## module_mini_cpu
module module_mini_cpu(
    input clk,               
    input rst,               
    input power,             
    input send,              
    input [17:0] switches,   
    output wire [7:0] data,  
    output wire rs,          
    output wire rw,          
    output wire en,          
    output wire lcd_on,      
    output wire lcd_blon     
);
For scale: ~4100 cells after synthesis, ~430 flip-flops, roughly 0.039 mm2 of cells after synthesis.
make LEC_CHECK=0 CAP_MARGIN=20 CELL_PAD_IN_SITES_GLOBAL_PLACEMENT=2 CORE_ASPECT_RATIO=0.62 CORE_MARGIN=2 CORE_UTILIZATION=26 GPL_ROUTABILITY_DRIVEN=1 GPL_TIMING_DRIVEN=0 MIN_ROUTING_LAYER=met2 PLACE_DENSITY_LB_ADDON=0.25 SETUP_SLACK_MARGIN=2.63 SLEW_MARGIN=25 TNS_END_PERCENT=25 finish   # period 10.0 ns
run.sh (not shown) runs the stock make flow with config.mk's settings and CLKGATE_MAP_FILE=.
The baseline finished but failed the layout checks on setup timing.
Next try:
CELL_PAD_IN_SITES_GLOBAL_PLACEMENT = unset   (was 2)
CORE_ASPECT_RATIO = unset   (was 0.62)
CORE_UTILIZATION = 65   (was 26)
CTS_CLUSTER_DIAMETER = 268   (was unset)
GPL_ROUTABILITY_DRIVEN = unset   (was 1)
GPL_TIMING_DRIVEN = unset   (was 0)
MIN_ROUTING_LAYER = unset   (was met2)
PLACE_DENSITY = 0.6   (was unset)
PLACE_DENSITY_LB_ADDON = unset   (was 0.25)
SETUP_SLACK_MARGIN = unset   (was 2.63)
SLEW_MARGIN = 20   (was 25)
TNS_END_PERCENT = unset   (was 25)
clock period = 13.2 ns   (was 10.0 ns; I/O delays follow)
After rerunning: The changed run completed and failed the layout checks on setup timing. Sequential share of layout area went up by 1.6 points. Routed wire length went down by 24%. Setup slack gains 3.5 ns. Clock-buffer cell count went down by 10. Clock skew falls by 0.025 ns. Cell count fell by 22%.


module_mini_cpu again, from the RTL that the note above started with.
clock: 10.0 ns
lec_check: 0
abc_area: 1
cap_margin: 20
cell_pad_in_sites_global_placement: 0
core_aspect_ratio: 0.71
core_margin: 2
core_utilization: 70
gpl_routability_driven: 1
setup_slack_margin: 1.04
slew_margin: 20
tns_end_percent: 25
The baseline finished but failed the layout checks on setup timing.
Change:
- CELL_PAD_IN_SITES_GLOBAL_PLACEMENT: 0 -> unset
- CORE_ASPECT_RATIO: 0.71 -> unset
- CORE_UTILIZATION: 70 -> 69
- CTS_CLUSTER_DIAMETER: unset -> 298
- GPL_ROUTABILITY_DRIVEN: 1 -> unset
- PLACE_DENSITY: unset -> 0.6
- SETUP_SLACK_MARGIN: 1.04 -> unset
- TNS_END_PERCENT: 25 -> unset
- clock period: 10.0 -> 11.5 ns (I/O delays scaled with it)
After rerunning: With this change the flow went through all stages and came out clean; maximum frequency shrinks by about 1%; global-route usage falls by 4.6 points; count of clock-buffer cells in the layout came out lower by 3; setup slack is better by 1.4 ns; wire length is lower by about 15%; combinational power shrinks by 36%.
Change:
- ABC_AREA: 1 -> unset
- CAP_MARGIN: 20 -> 40
- CORE_ASPECT_RATIO: unset -> 0.57
- CORE_MARGIN: 2 -> 4
- CORE_UTILIZATION: 69 -> 28
- CTS_CLUSTER_DIAMETER: 298 -> 125
- GPL_ROUTABILITY_DRIVEN: unset -> 1
- HOLD_SLACK_MARGIN: unset -> 0.11
- MIN_ROUTING_LAYER: unset -> met2
- PLACE_DENSITY: 0.6 -> 0.52
- SETUP_SLACK_MARGIN: unset -> 0.59
What happened:
- Now the flow reached the layout checks and failed them: setup timing
- clock-buffer cell count drops by 2
- wire length went up by 38%
- critical path depth decreases by 7
- setup slack got worse by 2.4 ns
- combinational power grows by 33%
- first-iteration DRC count goes up by 73%


module_mini_cpu again, from the RTL that the note above started with.
make LEC_CHECK=0 ABC_AREA=1 CAP_MARGIN=20 CORE_MARGIN=2 CORE_UTILIZATION=69 CTS_CLUSTER_DIAMETER=268 PLACE_DENSITY=0.6 SLEW_MARGIN=20 finish   # period 11.5 ns
Edit:
--- a/flow/config.mk
+++ b/flow/config.mk
@@ -7,8 +7,7 @@
 export LEC_CHECK = 0
-export ABC_AREA = 1
 export CAP_MARGIN = 20
 export CORE_MARGIN = 2
-export CORE_UTILIZATION = 69
-export CTS_CLUSTER_DIAMETER = 268
-export PLACE_DENSITY = 0.6
+export CORE_UTILIZATION = 72
+export MAX_ROUTING_LAYER = met4
+export SETUP_SLACK_MARGIN = 1.37
 export SLEW_MARGIN = 20
==> flow/constraint.sdc (replaced) <==
create_clock -name core_clock -period 13.8 [get_ports {clk}]
set_input_delay 2.7600 -clock core_clock [delete_from_list [all_inputs] [get_ports {clk}]]
set_output_delay 2.7600 -clock core_clock [all_outputs]
set_load 0.01 [all_outputs]
What happened:
- This time the run completed, yet does not pass: setup timing
- sequential power shrinks by 17%
- non-clock buffer count went up by 130
- maximum frequency shrinks by 21%
- worst setup slack loses 0.74 ns
- register-to-register slack got worse by 0.74 ns
- flip-flop count is unchanged
- hold slack is better by 0.0088 ns
- core utilization goes up by 6.5 points
- total power shrinks by 13%
- cell count fell by 15%
Edit:
--- a/flow/config.mk
+++ b/flow/config.mk
@@ -9,5 +9,4 @@
 export CORE_MARGIN = 2
-export CORE_UTILIZATION = 72
-export MAX_ROUTING_LAYER = met4
-export SETUP_SLACK_MARGIN = 1.37
+export CORE_UTILIZATION = 66
+export SETUP_SLACK_MARGIN = 3.21
 export SLEW_MARGIN = 20
==> flow/constraint.sdc (replaced) <==
create_clock -name core_clock -period 12.9 [get_ports {clk}]
set_input_delay 2.5800 -clock core_clock [delete_from_list [all_inputs] [get_ports {clk}]]
set_output_delay 2.5800 -clock core_clock [all_outputs]
set_load 0.01 [all_outputs]
The changed run reached the layout checks and failed them: setup timing. Count of clock-buffer cells in the layout increases by 5. Maximum frequency increases by 3.7%. Design area increases by 5.0%. Non-clock buffer count increases by 161. Sequential share of layout area decreases by 1.2 points. Total power increases by 20%. Via count decreases by 1.7%. Wire length decreases by 0.79%. Worst setup slack got worse by 0.39 ns. Synthesized area is unchanged.
Edit:
--- a/flow/config.mk
+++ b/flow/config.mk
@@ -9,4 +9,4 @@
 export CORE_MARGIN = 2
-export CORE_UTILIZATION = 66
-export SETUP_SLACK_MARGIN = 3.21
+export CORE_UTILIZATION = 72
+export CTS_CLUSTER_SIZE = 36
 export SLEW_MARGIN = 20
==> flow/constraint.sdc (replaced) <==
create_clock -name core_clock -period 14.4 [get_ports {clk}]
set_input_delay 2.8800 -clock core_clock [delete_from_list [all_inputs] [get_ports {clk}]]
set_output_delay 2.8800 -clock core_clock [all_outputs]
set_load 0.01 [all_outputs]
Result: The new run went through all stages and came out clean; cell count decreases by a little under a tenth; wire length decreases by roughly a tenth; sequential power decreases by roughly a tenth; utilization decreases by 1.8 points.
Power and IR drop assume default switching activity.
